==> 06-09: inputs <==
==> flow/design.v (excerpt) <==
module seq_mult(d, done, clk, a, b, go, reset);
  parameter n=32, log2n=5;
  output [2*n-1:0] d;
  output reg done;
	input clk;
	input [n-1:0] a, b;
	input go, reset;
	reg c;
	reg [n-1:0] p, q, m;
	reg [log2n:0]count;
	reg [n:0] sum;
	reg [log2n:0] count_n;
	always @(posedge clk, posedge reset)
		if(reset == 1) begin
			done <= 0;
		end
    else if(reset == 0) begin
			if(go) begin
				c <= 0;
        p <= 0;
				q <= a;
				m <= b;
				done <= 0;
				count <= n;
      end
			else if (!done) begin
				if (q[0] == 0) begin
					sum = 0 + p; 
				end
				else begin
					sum = m + p; 
				end
				{c,p,q} <= {sum,q} >> 1;
				count_n = count - 1;
				count <= count_n;
				if (count_n == 0) begin
					done <= 1;
				end
			end
		end
	assign d = {p,q};
endmodule
clock: 2.77 ns
lec_check: 0
cap_margin: 20
core_margin: 2
core_utilization: 66
cts_cluster_size: 38
hold_slack_margin: -0.09
place_density: 0.6
slew_margin: 20
run.sh (not shown) runs the stock make flow with config.mk's settings and CLKGATE_MAP_FILE=.
==> 05-04: changes against 06-09 <==
CORE_UTILIZATION = 70   (was 66)
CTS_CLUSTER_SIZE = 24   (was 38)
HOLD_SLACK_MARGIN = unset   (was -0.09)
PLACE_DENSITY = unset   (was 0.6)
==> flow/constraint.sdc (replaced) <==
create_clock -name core_clock -period 2.3 [get_ports {clk}]
set_input_delay 0.4600 -clock core_clock [delete_from_list [all_inputs] [get_ports {clk}]]
set_output_delay 0.4600 -clock core_clock [all_outputs]
set_load 0.01 [all_outputs]
==> results <==
metric	06-09	05-04
Synthesized-area fraction occupied by xor and xnor cells	2.842%	2.842%
Synthesis area per yosys	0.005856 sq mm	0.005856 sq mm
Number of cells in Yosys stat	491	491
Distinct lib cells	60	60
Yosys warning count	1	1
Synth area leader	sky130_fd_sc_hd__edfxtp_1	sky130_fd_sc_hd__edfxtp_1
Commonest flop	sky130_fd_sc_hd__edfxtp_1	sky130_fd_sc_hd__edfxtp_1
Horizontal extent of the die	98.19 um	95.46 um
Height of the chip	98.19 um	95.46 um
Floorplan Utilization	67.47%	71.63%
Site row count	34	33
Core ar.	0.008678 sq mm	0.008175 sq mm
Chip area	0.009641 sq mm	0.009113 sq mm
Synthesized cell area	0.005856 sq mm	0.005856 sq mm
I/O pins	132	132
Largest type area fraction	52.31%	52.31%
Share of synthesized area spent on multiplexers	7.692%	7.692%
Routability congestion estimate	0.9701	1.017
Run status	failed layout checks	aborted with a tool error
Failing step	-	3_5_place_dp
Reasons for failing layout checks	setup timing	-
Adder-cell share of the synthesized area	7.607%	7.607%
Average size of a mapped cell	11.93 sq um	11.93 sq um
Fraction of synthesis flops using an asynchronous set or reset pin	0.9709%	0.9709%

* * *

==> zinc: inputs <==
seq_mult again, from the RTL that the note above started with.
Design seq_mult, start of the top module:
module seq_mult(d, done, clk, a, b, go, reset);
  parameter n=32, log2n=5;
  output [2*n-1:0] d;
  output reg done;
	input clk;
	input [n-1:0] a, b;
	input go, reset;
	reg c;
	reg [n-1:0] p, q, m;
	reg [log2n:0]count;
	reg [n:0] sum;
	reg [log2n:0] count_n;
	always @(posedge clk, posedge reset)
		if(reset == 1) begin
			done <= 0;
		end
    else if(reset == 0) begin
			if(go) begin
				c <= 0;
        p <= 0;
				q <= a;
				m <= b;
				done <= 0;
				count <= n;
      end
			else if (!done) begin
				if (q[0] == 0) begin
					sum = 0 + p; 
				end
				else begin
					sum = m + p; 
				end
				{c,p,q} <= {sum,q} >> 1;
				count_n = count - 1;
				count <= count_n;
				if (count_n == 0) begin
					done <= 1;
				end
			end
		end
	assign d = {p,q};
endmodule
Settings: LEC_CHECK=0, ABC_AREA=1, CAP_MARGIN=20, CELL_PAD_IN_SITES_GLOBAL_PLACEMENT=3, CORE_MARGIN=2, CORE_UTILIZATION=68, CTS_CLUSTER_DIAMETER=262, CTS_CLUSTER_SIZE=89, GPL_ROUTABILITY_DRIVEN=0, PLACE_DENSITY_LB_ADDON=0.15, SETUP_SLACK_MARGIN=0.1, SLEW_MARGIN=20; clock period 3.3 ns.
==> inputs of fjord, as changes to zinc <==
==> flow/config.mk (replaced) <==
export PLATFORM = sky130hd
export DESIGN_NAME = seq_mult
export DESIGN_NICKNAME = seq_mult
export VERILOG_FILES = /design/flow/design.v
export SDC_FILE = /design/flow/constraint.sdc
export NUM_CORES = 4
export LEC_CHECK = 0
export CAP_MARGIN = 20
export CORE_MARGIN = 2
export CORE_UTILIZATION = 40
export PLACE_DENSITY = 0.6
export SLEW_MARGIN = 20
==> inputs of violet, as changes to zinc <==
==> flow/config.mk (replaced) <==
export PLATFORM = sky130hd
export DESIGN_NAME = seq_mult
export DESIGN_NICKNAME = seq_mult
export VERILOG_FILES = /design/flow/design.v
export SDC_FILE = /design/flow/constraint.sdc
export NUM_CORES = 4
export LEC_CHECK = 0
export CAP_MARGIN = 20
export CORE_MARGIN = 2
export CORE_UTILIZATION = 59
export SLEW_MARGIN = 20
==> flow/constraint.sdc (replaced) <==
create_clock -name core_clock -period 1.65 [get_ports {clk}]
set_input_delay 0.3300 -clock core_clock [delete_from_list [all_inputs] [get_ports {clk}]]
set_output_delay 0.3300 -clock core_clock [all_outputs]
set_load 0.01 [all_outputs]
==> flow_metrics.tcl <==
# metrics dict for downstream scripts
set metrics [dict create \
    stop_error "[ERROR FLW-0024] Place density exceeds 1.0 (current PLACE_DENSITY_LB_ADDON =  0.15). Please check if the value of  PLACE_DENSITY_LB_ADDON is between 0 and 0.99." \
    compound_area_share_pct 3.95 \
    syn-instance-count 866 \
    die_x_um 102 \
    ys_sh_simple_pct 30.1 \
    stop_stage "global placement without I/O" \
    run_status "did not finish" \
    synthMuxAreaShare_pct 0 \
]
That was zinc.
==> flow_metrics.tcl <==
# metrics dict for downstream scripts
set metrics [dict create \
    stop_error "[ERROR GRT-0232] Routing congestion too high. Check the congestion heatmap in the GUI." \
    compound_area_share_pct 16.3 \
    stop_stage "global routing" \
    run_status "did not finish" \
    ys_sh_simple_pct 11.0 \
    synthMuxAreaShare_pct 7.69 \
    die_x_um 104 \
]
That was violet.
==> flow_metrics.tcl <==
# place-and-route summary
set metrics [dict create \
    die_x_um 125 \
    compound_area_share_pct 16.3 \
    syn-instance-count 491 \
    run_status "timing/DRC/antenna clean" \
    seqPwrFrac_pct 44.7 \
    setup_viol 0 \
    ys_sh_simple_pct 11.0 \
    synthMuxAreaShare_pct 7.69 \
]
That was fjord.
